==> flow/design.v <==
module matrix_mul(
    input wire clk,
    input wire reset,
    input wire start,
    input wire [8:0][7:0] matrix_a,
    input wire [8:0][7:0] matrix_b,
    output reg [8:0][15:0] result,
    output reg done
);
reg [3:0] state;
reg [3:0] i, j, k;
reg [15:0] sum;
localparam IDLE = 4'd0, MULTIPLY = 4'd1, DONE = 4'd2;
always @(posedge clk or posedge reset) begin
    if (reset) begin
        state <= IDLE;
        done <= 0;
        i <= 0;
        j <= 0;
        k <= 0;
        sum <= 0;
    end else begin
        case (state)
            IDLE: begin
                if (start) begin
                    state <= MULTIPLY;
                    i <= 0;
                    j <= 0;
                    k <= 0;
                    sum <= 0;
                    done <= 0;
                end
            end
            MULTIPLY: begin
                if (k == 3) begin
                    result[i*3 + j] <= sum;
                    sum <= 0;
                    k <= 0;
                    if (j == 2) begin
                        j <= 0;
                        if (i == 2) begin
                            state <= DONE;
                        end else begin
                            i <= i + 1;
                        end
                    end else begin
                        j <= j + 1;
                    end
                end else begin
                    sum <= sum + matrix_a[i*3 + k] * matrix_b[k*3 + j];
                    k <= k + 1;
                end
            end
            DONE: begin
                done <= 1;
                state <= IDLE;
            end
        endcase
    end
end
endmodule
clock: 4.44 ns
lec_check: 0
cap_margin: 20
cell_pad_in_sites_global_placement: 0
core_aspect_ratio: 1.99
core_margin: 2
core_utilization: 56
cts_cluster_diameter: 336
cts_cluster_size: 71
gpl_timing_driven: 1
max_routing_layer: met5
place_density: 0.41
slew_margin: 20
tns_end_percent: 5
run.sh (not shown) runs the stock make flow with config.mk's settings and CLKGATE_MAP_FILE=.
The starting point ran to the end with violations: setup timing.
Next try:
Settings changed: CELL_PAD_IN_SITES_DETAIL_PLACEMENT set to 2, CORE_ASPECT_RATIO 1.99 to 0.5, CORE_MARGIN 2 to 7, CORE_UTILIZATION 56 to 20, CTS_CLUSTER_DIAMETER 336 to unset, CTS_CLUSTER_SIZE 71 to unset, GPL_ROUTABILITY_DRIVEN set to 0, GPL_TIMING_DRIVEN 1 to 0, HOLD_SLACK_MARGIN set to 0.17, MIN_ROUTING_LAYER set to met2, PLACE_DENSITY 0.41 to unset, PLACE_DENSITY_LB_ADDON set to 0.28, SETUP_SLACK_MARGIN set to 0.48, SLEW_MARGIN 20 to 10, TNS_END_PERCENT 5 to unset.
Outcome: The new run completed and failed the layout checks on setup timing; design area goes up by a few percent; final cell count rises by a quarter to a third; setup slack got worse by 380 ps; synthesized cell count is unchanged; maximum frequency falls by a few percent; global-route usage goes down by 10 points; first-iteration DRC count goes up to 5.3 times its value; clock skew goes up by 4.4 ps; critical path depth climbs by 5.
Next try:
Settings changed: ABC_AREA set to 1, CORE_MARGIN 7 to 8.
Clock period 4.44 ns to 5.76 ns, I/O delays scaled along.
The changed run produced a layout that fails on setup timing; worst setup slack is better by 1500 ps; design area rises by about 1.8%; global-route usage rises by 4.0 points; wire length rises by 32%.
Next try:
Settings changed: ABC_AREA 1 to unset, CELL_PAD_IN_SITES_DETAIL_PLACEMENT 2 to unset, CELL_PAD_IN_SITES_GLOBAL_PLACEMENT 0 to unset, CORE_ASPECT_RATIO 0.5 to unset, CORE_MARGIN 8 to 2, CORE_UTILIZATION 20 to 40, GPL_ROUTABILITY_DRIVEN 0 to unset, GPL_TIMING_DRIVEN 0 to unset, HOLD_SLACK_MARGIN 0.17 to unset, MAX_ROUTING_LAYER met5 to unset, MIN_ROUTING_LAYER met2 to unset, PLACE_DENSITY set to 0.6, PLACE_DENSITY_LB_ADDON 0.28 to unset, SETUP_SLACK_MARGIN 0.48 to unset, SLEW_MARGIN 10 to 20.
Clock period 5.76 ns to 7.91 ns, I/O delays scaled along.
=> The new run produced a clean layout. Cell area falls by 16%. Global-route usage falls by 4.2 points. Worst setup slack is better by 1600 ps. Fmax falls by 7.1%. Routed wire length falls by 52%. Core utilization rises by 23 points. Synthesized area falls by 4.2%. Via count falls by 52%. Final cell count falls by 40%. Hold slack is better by 4.0 ps.

---

v37:
// matrix_mul: RTL as listed in full above, without the edits since
clock: 10.0 ns
lec_check: 0
cap_margin: 25
core_margin: 2
core_utilization: 49
cts_cluster_diameter: 376
cts_cluster_size: 98
hold_slack_margin: -0.07
slew_margin: 5
> inputs changed (v37 -> v58)
- a change of CORE_MARGIN from 2 to 8
- a deleted HOLD_SLACK_MARGIN that had been -0.07
- a change of CAP_MARGIN from 25 to 5
- an added CELL_PAD_IN_SITES_DETAIL_PLACEMENT of 2
- an added CORE_ASPECT_RATIO of 1.14
- a change of CTS_CLUSTER_SIZE from 98 to 87
- a change of CTS_CLUSTER_DIAMETER from 376 to 163
- an added SETUP_SLACK_MARGIN of 1.51
- an added TNS_END_PERCENT of 65
- an added CELL_PAD_IN_SITES_GLOBAL_PLACEMENT of 0
- a change of SLEW_MARGIN from 5 to 15
- a change of CORE_UTILIZATION from 49 to 71
### Flow results
Taking v37 as the reference, in v58 placeable core area decreased 30%, cell total in the yosys stat output did not really move, area of the synthesized netlist per yosys stat has remained practically unchanged, die area -0.0045 mm². Final estimated routing congestion in global placement on v58 is up relative to v37. For v58, the flow was terminated by a tool error in detailed placement and produced no final design. Looking at width of the die across v58 and v37, the one that comes out lower is v58.
Input changes introduced in v48 (baseline for comparison: v58):
- changing SLEW_MARGIN from 15 to 20
- removing CELL_PAD_IN_SITES_GLOBAL_PLACEMENT (formerly 0)
- removing CELL_PAD_IN_SITES_DETAIL_PLACEMENT (formerly 2)
- changing CORE_UTILIZATION from 71 to 40
- removing CTS_CLUSTER_DIAMETER (formerly 163)
- removing CTS_CLUSTER_SIZE (formerly 87)
- setting PLACE_DENSITY to 0.6 for the first time
- removing SETUP_SLACK_MARGIN (formerly 1.51)
- removing CORE_ASPECT_RATIO (formerly 1.14)
- changing CORE_MARGIN from 8 to 2
- changing TNS_END_PERCENT from 65 to 60
- changing CAP_MARGIN from 5 to 20
- setting HOLD_SLACK_MARGIN to 0.03 for the first time
==> comparison <==
- Re mean area per synthesized cell: no difference whatsoever between v58 and v48.
- Summary of v48 over v58: number of placement rows moved up, chip footprint moved up, core area moved up.
- v48 closes out successfully: all stages finished, all timing, DRC and antenna checks passed.
The following lists how v45 was set up differently from v48:
- a deleted PLACE_DENSITY that had been 0.6
- a change of CAP_MARGIN from 20 to 25
- a change of SLEW_MARGIN from 20 to 5
- an added SETUP_SLACK_MARGIN of 1.97
- a change of TNS_END_PERCENT from 60 to 15
- a change of HOLD_SLACK_MARGIN from 0.03 to -0.07
- an added CTS_CLUSTER_DIAMETER of 376
- an added CTS_CLUSTER_SIZE of 80
- a change of CORE_UTILIZATION from 40 to 55
- an added CORE_ASPECT_RATIO of 1.86
Findings:
- v45 | status: complete | timing, DRC, antenna: pass
- [v45] number of logic stages on the critical path including buffering fell about 4.5% relative to v48
- [v45 vs v48] chip area: lower in v45
- Taking v48 as the reference, in v45 via count rose by 81, multi-input gate share of the layout cell area rose by 0.17 points.
- v48 → v45: post-placement cell area went down by 0.50%; total non-filler cell area in the finished layout went down 0.55%.
- reg2reg as the type of the setup path with the least slack was reported by v48, and in2reg by v45.
The following lists how v22 was set up differently from v45:
- swapping 1.86 for 0.5 in CORE_ASPECT_RATIO
- putting PLACE_DENSITY at 0.4 where nothing was set
--- outcome ---
- No run among v45 and v22 stopped early or left any final violation; all are clean.
- Re fmax: v45 and v22 aren't equal, and the lower value belongs to v45.
- Setup slack: v22 more than v45
- Cmp v45 and v22 / final estimated routing congestion in global placement / higher: v45
- v22 against v45: area growth from synthesis to final layout rose by 0.34 points.
- v22 against v45: fraction of area in clock buffers and inverters barely changed; setup skew after layout barely changed; standard cell core area dropped 0.56%.
Edits applied to the flow inputs when going from v22 to v51:
- PLACE_DENSITY: 0.4 -> unset
- CORE_ASPECT_RATIO: 0.5 -> unset
- SLEW_MARGIN: 5 -> 15
- CTS_CLUSTER_DIAMETER: 376 -> 31
- CAP_MARGIN: 25 -> 20
- CELL_PAD_IN_SITES_GLOBAL_PLACEMENT: unset -> 2
- CORE_UTILIZATION: 55 -> 40
- HOLD_SLACK_MARGIN: -0.07 -> unset
- CTS_CLUSTER_SIZE: 80 -> unset
- SETUP_SLACK_MARGIN: 1.97 -> 2.41
- CORE_MARGIN: 2 -> 8
- TNS_END_PERCENT: 15 -> unset
## What came out
v51: all stages complete, timing, DRC and antenna checks passed
Of v51 and v22, v22 shows the higher worst-path maximum fanout, with v51 below it.
v51 vs v22: biggest cell delay along the critical path down
v51 vs v22, number of vias in the routed layout went down by 3.0%.
Post-detailed-routing wire length in v51 is 3100 µm higher than in v22
Cells: v51 has more instances than v22
In the reports for v51 and v22, the larger worst reg-to-reg setup slack belongs to v51.

---

10-12:
RTL: the design.v shown in full above, as it stands there.
clock: 4.44 ns
lec_check: 0
abc_area: 1
cap_margin: 20
cell_pad_in_sites_global_placement: 0
core_aspect_ratio: 0.5
core_margin: 2
core_utilization: 49
cts_cluster_diameter: 336
cts_cluster_size: 71
gpl_timing_driven: 1
max_routing_layer: met5
place_density: 0.41
setup_slack_margin: -0.1
slew_margin: 20
tns_end_percent: 5
What the final checks of 10-12 revealed, after a flow that finished every stage, was a layout that fails on negative setup slack.
Edits applied to the flow inputs when going from 10-12 to 12-01:
# 10-12
export LEC_CHECK = 0
export ABC_AREA = 1
export CAP_MARGIN = 20
export CELL_PAD_IN_SITES_GLOBAL_PLACEMENT = 0
export CORE_ASPECT_RATIO = 0.5
export CORE_MARGIN = 2
export CORE_UTILIZATION = 49
export CTS_CLUSTER_DIAMETER = 336
export CTS_CLUSTER_SIZE = 71
export GPL_TIMING_DRIVEN = 1
export MAX_ROUTING_LAYER = met5
export PLACE_DENSITY = 0.41
export SETUP_SLACK_MARGIN = -0.1
export SLEW_MARGIN = 20
export TNS_END_PERCENT = 5
create_clock -name core_clock -period 4.44 [get_ports {clk}]
# 12-01
export LEC_CHECK = 0
export CAP_MARGIN = 20
export CELL_PAD_IN_SITES_GLOBAL_PLACEMENT = 0
export CORE_ASPECT_RATIO = 1.9
export CORE_MARGIN = 2
export CORE_UTILIZATION = 45
export CTS_CLUSTER_DIAMETER = 336
export CTS_CLUSTER_SIZE = 71
export GPL_TIMING_DRIVEN = 1
export MAX_ROUTING_LAYER = met5
export PLACE_DENSITY = 0.41
export SETUP_SLACK_MARGIN = 0.72
export SLEW_MARGIN = 20
export TNS_END_PERCENT = 5
create_clock -name core_clock -period 4.44 [get_ports {clk}]
Results
- Although it ran to completion, 12-01 produced a layout that fails the final checks because of negative setup slack.
- Diff 10-12 -> 12-01 | initial standard-cell utilization of the core | decrease of 4.8 points
- 12-01 vs. 10-12: minimum setup slack in the final design lost 0.46 ns; final cycle utilization of the critical path picked up an extra 10 points.
- Xor and xnor fraction of the mapped netlist area, 10-12 and 12-01: larger value in 12-01

---

job 101:
RTL: the design.v shown in full above, as it stands there.
==> flow/config.mk <==
export PLATFORM = sky130hd
export DESIGN_NAME = matrix_mul
export DESIGN_NICKNAME = matrix_mul
export VERILOG_FILES = /design/flow/design.v
export SDC_FILE = /design/flow/constraint.sdc
export NUM_CORES = 4
export LEC_CHECK = 0
export CAP_MARGIN = 20
export CORE_MARGIN = 2
export CORE_UTILIZATION = 59
export HOLD_SLACK_MARGIN = 0.3
export SETUP_SLACK_MARGIN = -0.35
export SLEW_MARGIN = 20
==> flow/constraint.sdc <==
create_clock -name core_clock -period 4.39 [get_ports {clk}]
set_input_delay 0.8780 -clock core_clock [delete_from_list [all_inputs] [get_ports {clk}]]
set_output_delay 0.8780 -clock core_clock [all_outputs]
set_load 0.01 [all_outputs]
In job 101 the implementation ran to completion but is not tape-out ready, as the final checks report setup timing.
diff inputs: job 101 => job 102
-- flow/config.mk --
<<< job 101, line 9
export CORE_MARGIN = 2
export CORE_UTILIZATION = 59
export HOLD_SLACK_MARGIN = 0.3
export SETUP_SLACK_MARGIN = -0.35
export SLEW_MARGIN = 20
>>> job 102, line 9
export CORE_MARGIN = 2
export CORE_UTILIZATION = 40
export PLACE_DENSITY = 0.6
export SLEW_MARGIN = 20
==> flow/constraint.sdc <==
create_clock -name core_clock -period 10.0 [get_ports {clk}]
set_input_delay 2.0000 -clock core_clock [delete_from_list [all_inputs] [get_ports {clk}]]
set_output_delay 2.0000 -clock core_clock [all_outputs]
set_load 0.01 [all_outputs]
Findings:
Count of buffers added by post-CTS timing repair for setup: job 102 < job 101. met2 routed wirelength went down by more than 10% going from job 101 to job 102. Delta (job 102 minus job 101): final core area utilization fell by 34 points; first-pass GRT wire length fell by 12%; area growth from synthesis to final layout fell by 15 points. Across job 101 and job 102, a clean result was obtained everywhere but in job 101. Ran to the end and failed final checks on setup timing: job 101. Job 102 vs job 101: sum of routed wire length over all layers down by more than 10%. Compared with job 101, job 102 shows a higher minimum period implied by the final worst setup slack.
Here is what was changed in the inputs of job 103 compared with job 102.
-- flow/config.mk --
<<< job 102, line 7
export LEC_CHECK = 0
export CAP_MARGIN = 20
export CORE_MARGIN = 2
export CORE_UTILIZATION = 40
export PLACE_DENSITY = 0.6
export SLEW_MARGIN = 20
>>> job 103, line 7
export LEC_CHECK = 0
export CAP_MARGIN = 40
export CORE_ASPECT_RATIO = 0.5
export CORE_MARGIN = 2
export CORE_UTILIZATION = 55
export CTS_CLUSTER_DIAMETER = 376
export CTS_CLUSTER_SIZE = 80
export HOLD_SLACK_MARGIN = -0.07
export SLEW_MARGIN = 5
export TNS_END_PERCENT = 15
[summary]
Job 103 ended with every stage complete and zero timing, DRC or antenna violations. Between job 103 and job 102, it is job 103 whose met1 routing resource usage after global routing is higher, by 10 points. Compared job 103 against job 102; critical path's largest stage delay within noise. Global placer's final weighted congestion: higher on job 103.
[inputs] job 104 vs job 103
==> flow/config.mk <==
export PLATFORM = sky130hd
export DESIGN_NAME = matrix_mul
export DESIGN_NICKNAME = matrix_mul
export VERILOG_FILES = /design/flow/design.v
export SDC_FILE = /design/flow/constraint.sdc
export NUM_CORES = 4
export LEC_CHECK = 0
export CAP_MARGIN = 10
export CELL_PAD_IN_SITES_GLOBAL_PLACEMENT = 0
export CORE_MARGIN = 8
export CORE_UTILIZATION = 71
export CTS_CLUSTER_DIAMETER = 31
export SETUP_SLACK_MARGIN = 1.51
export SLEW_MARGIN = 15
export TNS_END_PERCENT = 65
[summary]
- Summary of job 104 over job 103: final area now smaller; actual transition at the worst max-transition pin +0.41 ns; cell count now smaller; length of routed wiring on met1 -590 um; via density per instance picked up an extra 28%.
- Of job 103 and job 104, job 104 shows the higher routability congestion estimate, with job 103 below it.
- Summary of job 104 over job 103: period utilization saw an increase; required time of the worst setup path up 0.06 ns; utilization moved up.

---

== alpha ==
RTL: the design.v shown in full above, as it stands there.
clock: 5.05 ns
lec_check: 0
abc_area: 1
cap_margin: 10
cell_pad_in_sites_detail_placement: 2
core_aspect_ratio: 0.81
core_margin: 8
core_utilization: 27
cts_cluster_diameter: 127
cts_cluster_size: 67
gpl_timing_driven: 1
hold_slack_margin: 0.03
place_density: 0.6
slew_margin: 20
tns_end_percent: 60
[alpha] flow finished | final checks: failed | reasons: setup timing
### alpha -> beta
==> flow/config.mk <==
export PLATFORM = sky130hd
export DESIGN_NAME = matrix_mul
export DESIGN_NICKNAME = matrix_mul
export VERILOG_FILES = /design/flow/design.v
export SDC_FILE = /design/flow/constraint.sdc
export NUM_CORES = 4
export LEC_CHECK = 0
export CAP_MARGIN = 20
export CORE_MARGIN = 2
export CORE_UTILIZATION = 37
export PLACE_DENSITY = 0.6
export SLEW_MARGIN = 20
==> flow/constraint.sdc <==
create_clock -name core_clock -period 7.91 [get_ports {clk}]
set_input_delay 1.5820 -clock core_clock [delete_from_list [all_inputs] [get_ports {clk}]]
set_output_delay 1.5820 -clock core_clock [all_outputs]
set_load 0.01 [all_outputs]
### Flow results
beta: done, clean on timing, DRC and antenna. For beta, the highest signal layer in the routed design was met4, unlike alpha, where it was met5. Sort alpha and beta by number of multi-input logic gates desc -> top: alpha. Reported for alpha and beta, flop count turned out identical to the last digit.
diff inputs: beta => gamma
-- flow/config.mk --
<<< beta, line 10
export CORE_UTILIZATION = 37
export PLACE_DENSITY = 0.6
>>> gamma, line 10
export CORE_UTILIZATION = 59
==> flow/constraint.sdc <==
create_clock -name core_clock -period 4.39 [get_ports {clk}]
set_input_delay 0.8780 -clock core_clock [delete_from_list [all_inputs] [get_ports {clk}]]
set_output_delay 0.8780 -clock core_clock [all_outputs]
set_load 0.01 [all_outputs]
Results
Although it ran to completion, gamma produced a layout that fails the final checks because of setup timing.
Delta (gamma minus beta): met2 track demand over resource in global routing now larger, maximum number of pins on one net before global-route repair went down by 19%.
Routed length on met1: beta and gamma compared, lower one is gamma
Compared with beta, in gamma worst setup slack decreased by 2.56 ns relative to the old numbers, number of setup violations in the final report went up, wire length of the first global-routing pass moved up.
What delta does differently from gamma at the input level:
-- flow/config.mk --
<<< gamma, line 9
>>> delta, line 9
export CELL_PAD_IN_SITES_GLOBAL_PLACEMENT = 0
export CORE_ASPECT_RATIO = 0.5
<<< gamma, line 10
export CORE_UTILIZATION = 59
>>> delta, line 12
export CORE_UTILIZATION = 61
export GPL_TIMING_DRIVEN = 1
export MAX_ROUTING_LAYER = met5
export PLACE_DENSITY = 0.56
export SETUP_SLACK_MARGIN = -0.34
<<< gamma, line 12
>>> delta, line 18
export TNS_END_PERCENT = 5
[summary]
In the final reports, the cell area of delta is smaller than that of gamma. gamma -> stages 100% | layout checks FAIL | setup timing. Every stage of delta finished as expected; the final checks, on the other hand, flagged setup timing, which means the layout fails. Diff gamma -> delta: worst slew margin relative to its limit -14 points; final cell utilization of the core +3.0 points. gamma -> delta: total I/O pin count delta 0, exact match. Relative to gamma, required time at the worst-slack endpoint has gone down in delta. Of delta and gamma, the higher starting utilization of the core area belongs to delta. Against gamma, critical path depth in delta rose by a few percent. Higher depth of the worst register-to-register path was reported by delta, not gamma. Looking at delta and gamma, the fraction of area in registers is a wash. Taking gamma as the reference, in delta total global-route track usage now sits higher, post-synthesis to final-layout area growth now sits lower.
Edits applied to the flow inputs when going from delta to epsilon:
-- flow/config.mk --
<<< delta, line 10
export CORE_ASPECT_RATIO = 0.5
>>> epsilon, line 10
export CORE_ASPECT_RATIO = 0.86
<<< delta, line 12
export CORE_UTILIZATION = 61
>>> epsilon, line 12
export CORE_UTILIZATION = 56
<<< delta, line 15
export PLACE_DENSITY = 0.56
export SETUP_SLACK_MARGIN = -0.34
>>> epsilon, line 15
export PLACE_DENSITY = 0.41
<<< delta, line 18
export TNS_END_PERCENT = 5
>>> epsilon, line 17
==> flow/constraint.sdc <==
create_clock -name core_clock -period 5.94 [get_ports {clk}]
set_input_delay 1.1880 -clock core_clock [delete_from_list [all_inputs] [get_ports {clk}]]
set_output_delay 1.1880 -clock core_clock [all_outputs]
set_load 0.01 [all_outputs]
## What came out
- The runs compared here, epsilon and delta, all ended either early or with open violations.
- delta -> stages 100% | layout checks FAIL | setup timing
- A startpoint of the most critical setup path of i[0] is what delta shows, while k[1] belongs to epsilon.
- Data required time at the worst endpoint was lower in delta than in epsilon.
- epsilon: layout overhead on the synthesized area 2.8 points below delta
